build 39:
==> flow/design.v <==
module sdram_controller (
    wr_addr,
    wr_data,
    wr_enable,
    rd_addr,
    rd_data,
    rd_ready,
    rd_enable,
    busy, rst_n, clk,
    addr, bank_addr, data_in, data_out, data_oe, clock_enable, cs_n, ras_n, cas_n, we_n,
    data_mask_low, data_mask_high
);
parameter ROW_WIDTH = 13;
parameter COL_WIDTH = 9;
parameter BANK_WIDTH = 2;
parameter SDRADDR_WIDTH = ROW_WIDTH > COL_WIDTH ? ROW_WIDTH : COL_WIDTH;
parameter HADDR_WIDTH = BANK_WIDTH + ROW_WIDTH + COL_WIDTH;
parameter CLK_FREQUENCY = 133;   
parameter REFRESH_TIME =  32;    
parameter REFRESH_COUNT = 8192;  
localparam CYCLES_BETWEEN_REFRESH = ( CLK_FREQUENCY
                                      * 1_000
                                      * REFRESH_TIME
                                    ) / REFRESH_COUNT;
localparam IDLE      = 5'b00000;
localparam INIT_NOP1 = 5'b01000,
           INIT_PRE1 = 5'b01001,
           INIT_NOP1_1=5'b00101,
           INIT_REF1 = 5'b01010,
           INIT_NOP2 = 5'b01011,
           INIT_REF2 = 5'b01100,
           INIT_NOP3 = 5'b01101,
           INIT_LOAD = 5'b01110,
           INIT_NOP4 = 5'b01111;
localparam REF_PRE  =  5'b00001,
           REF_NOP1 =  5'b00010,
           REF_REF  =  5'b00011,
           REF_NOP2 =  5'b00100;
localparam READ_ACT  = 5'b10000,
           READ_NOP1 = 5'b10001,
           READ_CAS  = 5'b10010,
           READ_NOP2 = 5'b10011,
           READ_READ = 5'b10100;
localparam WRIT_ACT  = 5'b11000,
           WRIT_NOP1 = 5'b11001,
           WRIT_CAS  = 5'b11010,
           WRIT_NOP2 = 5'b11011;
localparam CMD_PALL = 8'b10010001,
           CMD_REF  = 8'b10001000,
           CMD_NOP  = 8'b10111000,
           CMD_MRS  = 8'b10000000,
           CMD_BACT = 8'b10011000,
           CMD_READ = 8'b10101001,
           CMD_WRIT = 8'b10100001;
input  [HADDR_WIDTH-1:0]   wr_addr;
input  [15:0]              wr_data;
input                      wr_enable;
input  [HADDR_WIDTH-1:0]   rd_addr;
output [15:0]              rd_data;
input                      rd_enable;
output                     rd_ready;
output                     busy;
input                      rst_n;
input                      clk;
output [SDRADDR_WIDTH-1:0] addr;
output [BANK_WIDTH-1:0]    bank_addr;
input  [15:0]              data_in;
output [15:0]              data_out;
output                     data_oe;
output                     clock_enable;
output                     cs_n;
output                     ras_n;
output                     cas_n;
output                     we_n;
output                     data_mask_low;
output                     data_mask_high;
reg  [HADDR_WIDTH-1:0]   haddr_r;
reg  [15:0]              wr_data_r;
reg  [15:0]              rd_data_r;
reg                      busy;
reg                      data_mask_low_r;
reg                      data_mask_high_r;
reg [SDRADDR_WIDTH-1:0]  addr_r;
reg [BANK_WIDTH-1:0]     bank_addr_r;
reg                      rd_ready_r;
wire                     data_mask_low, data_mask_high;
assign data_mask_high = data_mask_high_r;
assign data_mask_low  = data_mask_low_r;
assign rd_data        = rd_data_r;
reg [3:0] state_cnt;
reg [9:0] refresh_cnt;
reg [7:0] command;
reg [4:0] state;
reg [7:0] command_nxt;
reg [3:0] state_cnt_nxt;
reg [4:0] next;
assign {clock_enable, cs_n, ras_n, cas_n, we_n} = command[7:3];
assign bank_addr      = (state[4]) ? bank_addr_r : command[2:1];
assign addr           = (state[4] | state == INIT_LOAD) ? addr_r : { {SDRADDR_WIDTH-11{1'b0}}, command[0], 10'd0 };
assign data_out = wr_data_r;
assign data_oe  = (state == WRIT_CAS);
assign rd_ready = rd_ready_r;
always @ (posedge clk)
  if (~rst_n)
    begin
    state <= INIT_NOP1;
    command <= CMD_NOP;
    state_cnt <= 4'hf;
    haddr_r <= {HADDR_WIDTH{1'b0}};
    wr_data_r <= 16'b0;
    rd_data_r <= 16'b0;
    busy <= 1'b0;
    end
  else
    begin
    state <= next;
    command <= command_nxt;
    if (!state_cnt)
      state_cnt <= state_cnt_nxt;
    else
      state_cnt <= state_cnt - 1'b1;
    if (wr_enable)
      wr_data_r <= wr_data;
    if (state == READ_READ)
      begin
      rd_data_r <= data_in;
      rd_ready_r <= 1'b1;
      end
    else
      rd_ready_r <= 1'b0;
    busy <= state[4];
    if (rd_enable)
      haddr_r <= rd_addr;
    else if (wr_enable)
      haddr_r <= wr_addr;
    end
always @ (posedge clk)
 if (~rst_n)
   refresh_cnt <= 10'b0;
 else
   if (state == REF_NOP2)
     refresh_cnt <= 10'b0;
   else
     refresh_cnt <= refresh_cnt + 1'b1;
always @*
begin
    if (state[4])
      {data_mask_low_r, data_mask_high_r} = 2'b00;
    else
      {data_mask_low_r, data_mask_high_r} = 2'b11;
   bank_addr_r = 2'b00;
   addr_r = {SDRADDR_WIDTH{1'b0}};
   if (state == READ_ACT | state == WRIT_ACT)
     begin
     bank_addr_r = haddr_r[HADDR_WIDTH-1:HADDR_WIDTH-(BANK_WIDTH)];
     addr_r = haddr_r[HADDR_WIDTH-(BANK_WIDTH+1):HADDR_WIDTH-(BANK_WIDTH+ROW_WIDTH)];
     end
   else if (state == READ_CAS | state == WRIT_CAS)
     begin
     bank_addr_r = haddr_r[HADDR_WIDTH-1:HADDR_WIDTH-(BANK_WIDTH)];
     addr_r = {
               {SDRADDR_WIDTH-(11){1'b0}},
               1'b1,                        
               {10-COL_WIDTH{1'b0}},
               haddr_r[COL_WIDTH-1:0]
              };
     end
   else if (state == INIT_LOAD)
     begin
     addr_r = {{SDRADDR_WIDTH-10{1'b0}}, 10'b1000110000};
     end
end
always @*
begin
   state_cnt_nxt = 4'd0;
   command_nxt = CMD_NOP;
   if (state == IDLE)
        if (refresh_cnt >= CYCLES_BETWEEN_REFRESH)
          begin
          next = REF_PRE;
          command_nxt = CMD_PALL;
          end
        else if (rd_enable)
          begin
          next = READ_ACT;
          command_nxt = CMD_BACT;
          end
        else if (wr_enable)
          begin
          next = WRIT_ACT;
          command_nxt = CMD_BACT;
          end
        else
          begin
          next = IDLE;
          end
    else
      if (!state_cnt)
        case (state)
          INIT_NOP1:
            begin
            next = INIT_PRE1;
            command_nxt = CMD_PALL;
            end
          INIT_PRE1:
            begin
            next = INIT_NOP1_1;
            end
          INIT_NOP1_1:
            begin
            next = INIT_REF1;
            command_nxt = CMD_REF;
            end
          INIT_REF1:
            begin
            next = INIT_NOP2;
            state_cnt_nxt = 4'd7;
            end
          INIT_NOP2:
            begin
            next = INIT_REF2;
            command_nxt = CMD_REF;
            end
          INIT_REF2:
            begin
            next = INIT_NOP3;
            state_cnt_nxt = 4'd7;
            end
          INIT_NOP3:
            begin
            next = INIT_LOAD;
            command_nxt = CMD_MRS;
            end
          INIT_LOAD:
            begin
            next = INIT_NOP4;
            state_cnt_nxt = 4'd1;
            end
          REF_PRE:
            begin
            next = REF_NOP1;
            end
          REF_NOP1:
            begin
            next = REF_REF;
            command_nxt = CMD_REF;
            end
          REF_REF:
            begin
            next = REF_NOP2;
            state_cnt_nxt = 4'd7;
            end
          WRIT_ACT:
            begin
            next = WRIT_NOP1;
            state_cnt_nxt = 4'd1;
            end
          WRIT_NOP1:
            begin
            next = WRIT_CAS;
            command_nxt = CMD_WRIT;
            end
          WRIT_CAS:
            begin
            next = WRIT_NOP2;
            state_cnt_nxt = 4'd1;
            end
          READ_ACT:
            begin
            next = READ_NOP1;
            state_cnt_nxt = 4'd1;
            end
          READ_NOP1:
            begin
            next = READ_CAS;
            command_nxt = CMD_READ;
            end
          READ_CAS:
            begin
            next = READ_NOP2;
            state_cnt_nxt = 4'd1;
            end
          READ_NOP2:
            begin
            next = READ_READ;
            end
          default:
            begin
            next = IDLE;
            end
          endcase
      else
        begin
        next = state;
        command_nxt = command;
        end
end
endmodule
export LEC_CHECK = 0
export ABC_AREA = 1
export CAP_MARGIN = 20
export CORE_ASPECT_RATIO = 0.73
export CORE_MARGIN = 2
export CORE_UTILIZATION = 64
export CTS_CLUSTER_DIAMETER = 312
export CTS_CLUSTER_SIZE = 96
export PLACE_DENSITY = 0.35
export SLEW_MARGIN = 20
export TNS_END_PERCENT = 5
create_clock -name core_clock -period 2.98 [get_ports {clk}]
run.sh (not shown) runs the stock make flow with config.mk's settings and CLKGATE_MAP_FILE=.
For build 81, these inputs were changed with respect to build 39:
Settings: removing TNS_END_PERCENT (formerly 5); removing CTS_CLUSTER_DIAMETER (formerly 312); changing PLACE_DENSITY from 0.35 to 0.6; removing CORE_ASPECT_RATIO (formerly 0.73); changing CORE_UTILIZATION from 64 to 42; removing CTS_CLUSTER_SIZE (formerly 96); removing ABC_AREA (formerly 1); changing the clock period (ns, I/O delays scaled along) from 2.98 to 4.09.
Relative to build 39, the sum of met2 wire segment lengths after detailed routing measured on build 81 has decreased by more than 10%. Number of buffers other than clock buffers in the final layout came out lower on build 81 than on build 39. Measured against each other, build 39 and build 81 differ in number of cells on the worst hold path, the lower figure coming from build 39. From build 39 to build 81 the numbers moved as follows: count of buffering cells on the critical path with inverters included shrank by 1; synthesized-area fraction occupied by xor and xnor cells grew by 1.7 points; total wire length after detailed routing shrank by about 13%; global-route wire length before repair shrank by 9.6%. Build 81 vs. build 39: global-route usage now sits lower; filler-free cell count of the finished design down 53; portion of total power attributed to sequential cells lower.
Setup changes, build 81 to build 95
Settings: putting CORE_ASPECT_RATIO at 0.51 where nothing was set; putting SETUP_SLACK_MARGIN at 2.22 where nothing was set; swapping 42 for 61 in CORE_UTILIZATION; swapping 4.09 for 7.5 in the clock period (ns, I/O delays scaled along).
==> results <==
Between build 81 and build 95, the difference in number of buffers on the longest clock path is negligible.
Build 95 vs. build 81: power drawn by the sequential cells has decreased; instance area after placement shows a reduction of about 1.3%; die height dropped about 40%; initial antenna violation count saw an increase.
In the flow results for build 81 and build 95, the number of well taps is smaller on build 95.
Looking at data arrival at the endpoint of the critical path across build 81 and build 95, the one that comes out higher is build 95.
On final cycle utilization of the critical path, the lower figure sits with build 95, not build 81.
Cmp build 95 vs build 81: number of placed cells counting well taps lower in build 95

========
RTL: the design.v shown in full above, as it stands there.
make LEC_CHECK=0 ABC_AREA=1 CAP_MARGIN=20 CORE_ASPECT_RATIO=0.93 CORE_MARGIN=2 CORE_UTILIZATION=57 CTS_CLUSTER_DIAMETER=371 CTS_CLUSTER_SIZE=99 PLACE_DENSITY=0.41 SETUP_SLACK_MARGIN=0.54 SLEW_MARGIN=20 finish   # period 2.32 ns
Rerun with:
ABC_AREA = not set   (was 1)
CORE_ASPECT_RATIO = not set   (was 0.93)
CORE_UTILIZATION = 40   (was 57)
CTS_CLUSTER_DIAMETER = not set   (was 371)
CTS_CLUSTER_SIZE = not set   (was 99)
PLACE_DENSITY = 0.6   (was 0.41)
SETUP_SLACK_MARGIN = 0.25   (was 0.54)
clock period = 4.09 ns   (was 2.32 ns; I/O delays follow)
=> Wire length goes down by 41%. Worst setup slack gets better by 730 ps. Non-clock buffer count goes down by 56. Global-route usage goes down by 17 points. Die area goes up by 42%. Power goes down by 46%. First-iteration DRC count goes down by 73%. Clock skew goes down by 10 ps.
Rerun with:
CELL_PAD_IN_SITES_DETAIL_PLACEMENT = 0   (was not set)
CORE_ASPECT_RATIO = 1.65   (was not set)
CORE_MARGIN = 3   (was 2)
CORE_UTILIZATION = 33   (was 40)
CTS_CLUSTER_DIAMETER = 379   (was not set)
CTS_CLUSTER_SIZE = 96   (was not set)
GPL_TIMING_DRIVEN = 0   (was not set)
HOLD_SLACK_MARGIN = 0.05   (was not set)
MAX_ROUTING_LAYER = met5   (was not set)
MIN_ROUTING_LAYER = met2   (was not set)
PLACE_DENSITY = not set   (was 0.6)
PLACE_DENSITY_LB_ADDON = 0.13   (was not set)
SETUP_SLACK_MARGIN = -0.26   (was 0.25)
SLEW_MARGIN = 10   (was 20)
TNS_END_PERCENT = 60   (was not set)
Outcome: The new run completed with no timing, DRC or antenna violations; flip-flop count stays the same; final cell count went up by about 7%; combinational power went up by about 4%; critical path depth went up by 6; synthesized cell count is unchanged; total power went up by 9.1%; synthesized area does not change; final area went up by about 3.3%; wire length went up by 12%; hold slack got worse by 5.4 ps; clock-buffer cell count does not change.
Rerun with:
CORE_MARGIN = 2   (was 3)
CORE_UTILIZATION = 72   (was 33)
CTS_CLUSTER_DIAMETER = 90   (was 379)
CTS_CLUSTER_SIZE = 37   (was 96)
GPL_TIMING_DRIVEN = 1   (was 0)
MIN_ROUTING_LAYER = met1   (was met2)
PLACE_DENSITY_LB_ADDON = not set   (was 0.13)
SETUP_SLACK_MARGIN = 0.15   (was -0.26)
clock period = 2.81 ns   (was 4.09 ns; I/O delays follow)
What happened: The new run ended with an error in global placement (3_3_place_gp), error GPL-0301; die size went down by 54%; synthesized area is unchanged; synthesized cell count does not change.

========
wip/umber:
RTL: the design.v shown in full above, as it stands there.
clock: 7.5 ns
lec_check: 0
cap_margin: 20
core_aspect_ratio: 1.91
core_margin: 2
core_utilization: 40
cts_cluster_diameter: 377
cts_cluster_size: 100
place_density: 0.6
slew_margin: 20
wip/umber completed every stage of the flow, and the final layout passed the timing, design-rule and antenna checks.
--- input diff wip/umber..wip/pepper ---
- a deleted CTS_CLUSTER_SIZE that had been 100
- a deleted CORE_ASPECT_RATIO that had been 1.91
- a deleted CTS_CLUSTER_DIAMETER that had been 377
- a change of the clock period (ns, I/O delays scaled along) from 7.5 to 4.09
Notes after the runs:
wip/pepper reached the end of the flow, and the finished layout is clean on the timing, design-rule and antenna checks. Critical path data arrival time: higher on wip/umber. Count of non-filler cells in the finished layout (wip/pepper over wip/umber): increase, 0.80%. Sort wip/umber and wip/pepper by wire length of the first global-routing pass desc -> top: wip/umber. Taking wip/umber as the reference point, the setup slack of the critical path after layout of wip/pepper falls by 2.41 ns. in -> reg as the critical path start-end classification was reported by wip/umber, and reg -> out by wip/pepper. wip/pepper against wip/umber: internal power went up by about 70%, sum of met2 wire segment lengths after detailed routing went down by 1100 µm, met2 track demand over resource in global routing went down by 5.4 points. On final critical-path share of the clock period: wip/pepper sits above wip/umber.
Inputs modified between wip/pepper and wip/harbor:
- setting MAX_ROUTING_LAYER to met4 for the first time
- setting GPL_ROUTABILITY_DRIVEN to 0 for the first time
- changing PLACE_DENSITY from 0.6 to 0.56
- changing the clock period (ns, I/O delays scaled along) from 4.09 to 7.5
Findings:
wip/pepper → wip/harbor: flop count comparable, worst hold slack roughly the same, cell area after layout decreased 0.36%, combinational group share of total power about even, final standard cell count with taps included and fillers excluded neither gained nor lost much. wip/harbor vs wip/pepper: share of the core filled with cells in the final layout down in wip/harbor. There was hardly any difference in detailed-route wire length between wip/harbor and wip/pepper. wip/pepper → wip/harbor: multi-input gate share of the layout cell area flat, area overhead of the layout relative to synthesis down 0.51 points.
### wip/harbor -> wip/lagoon
- setting CORE_ASPECT_RATIO to 0.5 for the first time
- changing CORE_MARGIN from 2 to 9
- changing PLACE_DENSITY from 0.56 to 0.6
- removing MAX_ROUTING_LAYER (formerly met4)
- changing CORE_UTILIZATION from 40 to 61
- removing GPL_ROUTABILITY_DRIVEN (formerly 0)
Cmp wip/harbor and wip/lagoon / core region area / higher: wip/harbor
NOTE: clock power share in wip/lagoon exceeds that of wip/harbor
Re height of the die: wip/lagoon is about 28% down on wip/harbor.
Comparing wip/harbor and wip/lagoon, the higher non-clock buffer count was measured on wip/harbor.
In the reports for wip/harbor and wip/lagoon, the larger routed length per placed instance belongs to wip/lagoon.
In the metrics for wip/harbor and wip/lagoon, the one carrying the lower total via count in the routed design is wip/harbor.
Diff wip/harbor -> wip/lagoon: total routed wire length on the met1 layer went up about 14%, final worst-path setup slack went down 0.72 ns, final routed wirelength across all metal layers went up about 43%.
### wip/lagoon -> wip/yarrow
- CORE_UTILIZATION: 61 -> 72
- CTS_CLUSTER_DIAMETER: unset -> 178
- ABC_AREA: unset -> 1
- CTS_CLUSTER_SIZE: unset -> 99
- CORE_MARGIN: 9 -> 2
- CORE_ASPECT_RATIO: 0.5 -> unset
- the clock period (ns, I/O delays scaled along): 7.5 -> 3.03
Results
- No final results exist for wip/yarrow, since it was stopped by error GPL-0301 during global placement (3_3_place_gp).
- wip/yarrow ends up with a count of standard-cell rows that is 7 higher than in wip/lagoon.
- wip/yarrow vs wip/lagoon — synthesized chip area reported by yosys dropped about 1.2%.
- Delta (wip/yarrow minus wip/lagoon): share of the core filled by cells before placement now sits higher, area fraction in mux cells down 13 points, xor/xnor share of the synthesized area went down, area of the die lost 38%, fraction of the mapped netlist area in compound gates fell 0.63 points.
- Comparing wip/lagoon and wip/yarrow, number of unique standard cell types used by synthesis is lower on wip/yarrow.
- Reported for wip/lagoon and wip/yarrow, I/O pin total turned out identical to the last digit.
- wip/yarrow has synthesized netlist net count above what wip/lagoon had.
- Of wip/lagoon and wip/yarrow, wip/lagoon shows the higher post-synthesis cell area, with wip/yarrow below it.
Power is estimated from default activity; no workload was simulated.
